==> job 9763: inputs <==
// mem_ram
module mem_ram (input clk, wren, 
                input [3:0] d11,input [3:0] d12,input [3:0] d13,input [3:0] d14,input [3:0] d15,input [3:0] d16,input [3:0] d17,input [3:0]d18,
					 input [3:0] d21,input [3:0] d22,input [3:0] d23,input [3:0] d24,input [3:0] d25,input [3:0] d26,input [3:0] d27,input [3:0]d28,
					 input [3:0] d31,input [3:0] d32,input [3:0] d33,input [3:0] d34,input [3:0] d35,input [3:0] d36,input [3:0] d37,input [3:0]d38,
					 input [3:0] d41,input [3:0] d42,input [3:0] d43,input [3:0] d44,input [3:0] d45,input [3:0] d46,input [3:0] d47,input [3:0]d48,
					 input [3:0] r1,input [3:0] r2,
					 input [3:0] r3,input [3:0] r4,
					 output [11:0] w_sum11,
					 output [11:0] w_sum12,
					 output [11:0] w_sum13,
					 output [11:0] w_sum14,
					 output [11:0] w_sum15,
					 output [11:0] w_sum16,
					 output [11:0] w_sum17,
					 output [11:0] w_sum18
					 );
clock: 7.12 ns
lec_check: 0
cap_margin: 15
core_margin: 2
core_utilization: 70
cts_cluster_diameter: 38
cts_cluster_size: 34
hold_slack_margin: -0.1
slew_margin: 20
run.sh (not shown) runs the stock make flow with config.mk's settings and CLKGATE_MAP_FILE=.
==> job 6195 (differences from job 9763) <==
Settings changed: HOLD_SLACK_MARGIN -0.1 to not set.
==> flow/constraint.sdc (replaced) <==
create_clock -name core_clock -period 7.09 [get_ports {clk}]
set_input_delay 1.4180 -clock core_clock [delete_from_list [all_inputs] [get_ports {clk}]]
set_output_delay 1.4180 -clock core_clock [all_outputs]
set_load 0.01 [all_outputs]
==> summary of the runs <==
- Job 6195 ran to the end with violations: negative setup slack. Job 9763 produced a layout that fails on negative setup slack.
- In job 6195 the hold slack is worse than in job 9763, by 26 ps.
- In clock-buffer cell count, job 6195 and job 9763 do not differ.
- Of job 9763 and job 6195, job 9763 has the higher worst setup slack (gap 330 ps).
- Against job 9763, the critical path depth of job 6195 is higher by 2.
- Global-route usage: job 9763 is lower than job 6195 (7.4 points).

* * *

==> trial 35 <==
==> flow/design.v <==
module mult(input [3:0] a, input [3:0] b, output reg [8:0] c
    );
always@(*)
c= a*b;
endmodule
module ad(input [8:0] a1, input [8:0] b1, output reg [9:0] c1
    );
always@(*)
c1= a1+b1;
endmodule
module ad2(input [8:0] a2, input [9:0] b2, output reg [10:0] c2
    );
always@(*)
c2= a2+b2;
endmodule
module ad3(input [8:0] a3, input [10:0] b3, output reg [11:0] c3
    );
always@(*)
c3= a3+b3;
endmodule
`timescale 1ns / 1ps
module mem_ram (input clk, wren, 
                input [3:0] d11,input [3:0] d12,input [3:0] d13,input [3:0] d14,input [3:0] d15,input [3:0] d16,input [3:0] d17,input [3:0]d18,
					 input [3:0] d21,input [3:0] d22,input [3:0] d23,input [3:0] d24,input [3:0] d25,input [3:0] d26,input [3:0] d27,input [3:0]d28,
					 input [3:0] d31,input [3:0] d32,input [3:0] d33,input [3:0] d34,input [3:0] d35,input [3:0] d36,input [3:0] d37,input [3:0]d38,
					 input [3:0] d41,input [3:0] d42,input [3:0] d43,input [3:0] d44,input [3:0] d45,input [3:0] d46,input [3:0] d47,input [3:0]d48,
					 input [3:0] r1,input [3:0] r2,
					 input [3:0] r3,input [3:0] r4,
					 output [11:0] w_sum11,
					 output [11:0] w_sum12,
					 output [11:0] w_sum13,
					 output [11:0] w_sum14,
					 output [11:0] w_sum15,
					 output [11:0] w_sum16,
					 output [11:0] w_sum17,
					 output [11:0] w_sum18
					 );
  reg [31:0] mem [3:0];  
  wire [8:0] p11, p21,p31,p41;
  wire [8:0] p12, p22,p32,p42;
  wire [8:0] p13, p23,p33,p43;
  wire [8:0] p14, p24,p34,p44;
  wire [8:0] p15, p25,p35,p45;
  wire [8:0] p16, p26,p36,p46;
  wire [8:0] p17, p27,p37,p47;
  wire [8:0] p18, p28,p38,p48;
wire [9:0] s11,s12,s13,s14,s15,s16,s17,s18;
wire [10:0] s21,s22,s23,s24,s25,s26,s27,s28;
wire [11:0] s31,s32,s33,s34,s35,s36,s37,s38;
  always @(posedge clk) 
      begin
            if (wren) begin
                mem[0][31-:4]<=d11;
					 mem[0][27-:4] <=d12;
					 mem[0][23-:4]<=d13;
					 mem[0][19-:4]<=d14;
					 mem[0][15-:4]<=d15;
					 mem[0][11-:4]<=d16;
					 mem[0][7-:4]<=d17;
					 mem[0][3-:4]<=d18;
					 mem[1][31-:4]<=d21;
					 mem[1][27-:4] <=d22;
					 mem[1][23-:4]<=d23;
					 mem[1][19-:4]<=d24;
					 mem[1][15-:4]<=d25;
					 mem[1][11-:4]<=d26;
					 mem[1][7-:4]<=d27;
					 mem[1][3-:4]<=d28;
					 mem[2][31-:4]<=d31;
					 mem[2][27-:4] <=d32;
					 mem[2][23-:4]<=d33;
					 mem[2][19-:4]<=d34;
					 mem[2][15-:4]<=d35;
					 mem[2][11-:4]<=d36;
					 mem[2][7-:4]<=d37;
					 mem[2][3-:4]<=d38;
					 mem[3][31-:4]<=d41;
					 mem[3][27-:4] <=d42;
					 mem[3][23-:4]<=d43;
					 mem[3][19-:4]<=d44;
					 mem[3][15-:4]<=d45;
					 mem[3][11-:4]<=d46;
					 mem[3][7-:4]<=d47;
					 mem[3][3-:4]<=d48;
            end
		end		 
generate
   mult m11(.a(r1),
				.b(mem[0][31-:4]),
				.c(p11) 
				);
	mult m21(
	         .a(r2),
				.b(mem[1][31-:4]),
				.c(p21)
	         );		
   mult m31(
	         .a(r3),
				.b(mem[2][31-:4]),
				.c(p31)
	         );		
   mult m41(
	         .a(r4),
				.b(mem[3][31-:4]), 
				.c(p41)
	         );	
  ad add11 ( 
            .a1(p11),
				.b1(p21),
				.c1(s11)
           );  
  ad2 add21 (
            .b2(s11),
				.a2(p31),
				.c2(s21)
          );
  ad3 add31 (
             .b3(s21),
				 .a3(p41),
				 .c3(s31)
				 );
    mult m12(.a(r1),
				.b(mem[0][27-:4]),
				.c(p12)
				);
	mult m22(
	         .a(r2),
				.b(mem[1][27-:4]),
				.c(p22)
	         );		
   mult m32(
	         .a(r3),
				.b(mem[2][27-:4]),
				.c(p32)
	         );		
   mult m42(
	         .a(r4),
				.b(mem[3][27-:4]), 
				.c(p42)
	         );	
  ad add12 ( 
            .a1(p12),
				.b1(p22),
				.c1(s12)
           );  
  ad2 add22 (
            .b2(s12),
				.a2(p32),
				.c2(s22)
          );
  ad3 add32 (
             .b3(s22),
				 .a3(p42),
				 .c3(s32)
				 );
   mult m13(.a(r1),
				.b(mem[0][23-:4]),
				.c(p13)
				);
	mult m23(
	         .a(r2),
				.b(mem[1][23-:4]),
				.c(p23)
	         );		
   mult m33(
	         .a(r3),
				.b(mem[2][23-:4]),
				.c(p33)
	         );		
   mult m43(
	         .a(r4),
				.b(mem[3][23-:4]), 
				.c(p43)
	         );	
  ad add13 ( 
            .a1(p13),
				.b1(p23),
				.c1(s13)
           );  
  ad2 add23 (
            .b2(s13),
				.a2(p33),
				.c2(s23)
          );
  ad3 add33 (
             .b3(s23),
				 .a3(p43),
				 .c3(s33)
				 );
  mult m14(.a(r1),
				.b(mem[0][19-:4]),
				.c(p14)
				);
	mult m24(
	         .a(r2),
				.b(mem[1][19-:4]),
				.c(p24)
	         );		
   mult m34(
	         .a(r3),
				.b(mem[2][19-:4]),
				.c(p34)
	         );		
   mult m44(
	         .a(r4),
				.b(mem[3][19-:4]), 
				.c(p44)
	         );	
  ad add14 ( 
            .a1(p14),
				.b1(p24),
				.c1(s14)
           );  
  ad2 add24 (
            .b2(s14),
				.a2(p34),
				.c2(s24)
          );
  ad3 add34 (
             .b3(s24),
				 .a3(p44),
				 .c3(s34)
				 );
  mult m15(.a(r1),
				.b(mem[0][15-:4]),
				.c(p15)
				);
	mult m25(
	         .a(r2),
				.b(mem[1][15-:4]),
				.c(p25)
	         );		
   mult m35(
	         .a(r3),
				.b(mem[2][15-:4]),
				.c(p35)
	         );		
   mult m45(
	         .a(r4),
				.b(mem[3][15-:4]), 
				.c(p45)
	         );	
  ad add15 ( 
            .a1(p15),
				.b1(p25),
				.c1(s15)
           );  
  ad2 add25 (
            .b2(s15),
				.a2(p35),
				.c2(s25)
          );
  ad3 add35 (
             .b3(s25),
				 .a3(p45),
				 .c3(s35)
				 );
   mult m16(.a(r1),
				.b(mem[0][11-:4]),
				.c(p16)
				);
	mult m26(
	         .a(r2),
				.b(mem[1][11-:4]),
				.c(p26)
	         );		
   mult m36(
	         .a(r3),
				.b(mem[2][11-:4]),
				.c(p36)
	         );		
   mult m46(
	         .a(r4),
				.b(mem[3][11-:4]), 
				.c(p46)
	         );	
  ad add16 ( 
            .a1(p16),
				.b1(p26),
				.c1(s16)
           );  
  ad2 add26 (
            .b2(s16),
				.a2(p36),
				.c2(s26)
          );
  ad3 add36 (
             .b3(s26),
				 .a3(p46),
				 .c3(s36)
				 );
   mult m17(.a(r1),
				.b(mem[0][7-:4]),
				.c(p17)
				);
	mult m27(
	         .a(r2),
				.b(mem[1][7-:4]),
				.c(p27)
	         );		
   mult m37(
	         .a(r3),
				.b(mem[2][7-:4]),
				.c(p37)
	         );		
   mult m47(
	         .a(r4),
				.b(mem[3][7-:4]), 
				.c(p47)
	         );	
  ad add17 ( 
            .a1(p17),
				.b1(p27),
				.c1(s17)
           );  
  ad2 add27 (
            .b2(s17),
				.a2(p37),
				.c2(s27)
          );
  ad3 add37 (
             .b3(s27),
				 .a3(p47),
				 .c3(s37)
				 );
  mult m18(.a(r1),
				.b(mem[0][3-:4]),
				.c(p18)
				);
	mult m28(
	         .a(r2),
				.b(mem[1][3-:4]),
				.c(p28)
	         );		
   mult m38(
	         .a(r3),
				.b(mem[2][3-:4]),
				.c(p38)
	         );		
   mult m48(
	         .a(r4),
				.b(mem[3][3-:4]), 
				.c(p48)
	         );	
  ad add18 ( 
            .a1(p18),
				.b1(p28),
				.c1(s18)
           );  
  ad2 add28 (
            .b2(s18),
				.a2(p38),
				.c2(s28)
          );
  ad3 add38 (
             .b3(s28),
				 .a3(p48),
				 .c3(s38)
				 );
assign w_sum11 =s31;
assign w_sum12 =s32;
assign w_sum13 =s33;
assign w_sum14 =s34;
assign w_sum15 =s35;
assign w_sum16 =s36;
assign w_sum17 =s37;
assign w_sum18 =s38;
endgenerate
endmodule
==> flow/run.sh <==
#!/bin/bash
# the make line also repeats each setting of config.mk as NAME=value (left out here)
make -C /OpenROAD-flow-scripts/flow DESIGN_CONFIG=/design/flow/config.mk WORK_HOME=/design/flow/orfs CLKGATE_MAP_FILE= finish
==> flow/config.mk <==
export PLATFORM = sky130hd
export DESIGN_NAME = mem_ram
export DESIGN_NICKNAME = mem_ram
export VERILOG_FILES = /design/flow/design.v
export SDC_FILE = /design/flow/constraint.sdc
export NUM_CORES = 4
export LEC_CHECK = 0
export CAP_MARGIN = 0
export CORE_MARGIN = 2
export CORE_UTILIZATION = 70
export CTS_CLUSTER_DIAMETER = 51
export CTS_CLUSTER_SIZE = 36
export SLEW_MARGIN = 30
==> flow/constraint.sdc <==
create_clock -name core_clock -period 6.89 [get_ports {clk}]
set_input_delay 1.3780 -clock core_clock [delete_from_list [all_inputs] [get_ports {clk}]]
set_output_delay 1.3780 -clock core_clock [all_outputs]
set_load 0.01 [all_outputs]
==> build 83 (differences from trial 35) <==
==> flow/config.mk (replaced) <==
export PLATFORM = sky130hd
export DESIGN_NAME = mem_ram
export DESIGN_NICKNAME = mem_ram
export VERILOG_FILES = /design/flow/design.v
export SDC_FILE = /design/flow/constraint.sdc
export NUM_CORES = 4
export LEC_CHECK = 0
export CAP_MARGIN = 20
export CORE_MARGIN = 2
export CORE_UTILIZATION = 60
export CTS_CLUSTER_SIZE = 70
export MAX_ROUTING_LAYER = met4
export SLEW_MARGIN = 20
==> flow/constraint.sdc (replaced) <==
create_clock -name core_clock -period 5.35 [get_ports {clk}]
set_input_delay 1.0700 -clock core_clock [delete_from_list [all_inputs] [get_ports {clk}]]
set_output_delay 1.0700 -clock core_clock [all_outputs]
set_load 0.01 [all_outputs]
==> trial 51 (differences from trial 35) <==
==> flow/config.mk (replaced) <==
export PLATFORM = sky130hd
export DESIGN_NAME = mem_ram
export DESIGN_NICKNAME = mem_ram
export VERILOG_FILES = /design/flow/design.v
export SDC_FILE = /design/flow/constraint.sdc
export NUM_CORES = 4
export LEC_CHECK = 0
export CAP_MARGIN = 20
export CORE_MARGIN = 2
export CORE_UTILIZATION = 17
export SLEW_MARGIN = 20
==> flow/constraint.sdc (replaced) <==
create_clock -name core_clock -period 11.4 [get_ports {clk}]
set_input_delay 2.2800 -clock core_clock [delete_from_list [all_inputs] [get_ports {clk}]]
set_output_delay 2.2800 -clock core_clock [all_outputs]
set_load 0.01 [all_outputs]
==> build 64 (differences from trial 35) <==
--- a/flow/config.mk
+++ b/flow/config.mk
@@ -7,7 +7,7 @@
 export LEC_CHECK = 0
-export CAP_MARGIN = 0
+export CAP_MARGIN = 15
 export CORE_MARGIN = 2
-export CORE_UTILIZATION = 70
-export CTS_CLUSTER_DIAMETER = 51
+export CORE_UTILIZATION = 68
 export CTS_CLUSTER_SIZE = 36
+export HOLD_SLACK_MARGIN = -0.09
 export SLEW_MARGIN = 30
==> results <==
Status: trial 51 no timing/DRC/antenna violations; trial 35 did not finish; build 64 failed layout checks; build 83 failed layout checks
Stage where the flow stopped: trial 51 -; trial 35 global routing; build 64 -; build 83 -
Violated checks: trial 51 -; trial 35 -; build 64 setup timing; build 83 setup timing
ANT nets after route: trial 51 0; trial 35 -; build 64 0; build 83 0
Data required, critical path: trial 51 9.12 ns; trial 35 -; build 64 5.51 ns; build 83 4.28 ns
Fin cells: trial 51 4084; trial 35 -; build 64 3041; build 83 3205
Final-layout clock buffer total: trial 51 18; trial 35 -; build 64 17; build 83 17
Cell class ranked first by area: trial 51 logic gates; trial 35 -; build 64 logic gates; build 83 logic gates
Fraction of area in registers: trial 51 0.144; trial 35 -; build 64 0.132; build 83 0.125
Core region area: trial 51 128000 sq um; trial 35 30700 sq um; build 64 31600 sq um; build 83 35700 sq um
Worst hold path cell count: trial 51 1; trial 35 -; build 64 1; build 83 1
CP most frequent cell: trial 51 sky130_fd_sc_hd__fa_1; trial 35 -; build 64 sky130_fd_sc_hd__fa_2; build 83 sky130_fd_sc_hd__fa_2
Number of fill cells in the layout: trial 51 13952; trial 35 -; build 64 1133; build 83 1841
Post-route design area: trial 51 26800 sq um; trial 35 -; build 64 29100 sq um; build 83 30700 sq um
Slowest cell on the critical path: trial 51 sky130_fd_sc_hd__fa_1; trial 35 -; build 64 sky130_fd_sc_hd__fa_1; build 83 sky130_fd_sc_hd__fa_1
CTS tree: trial 51 yes; trial 35 -; build 64 yes; build 83 yes
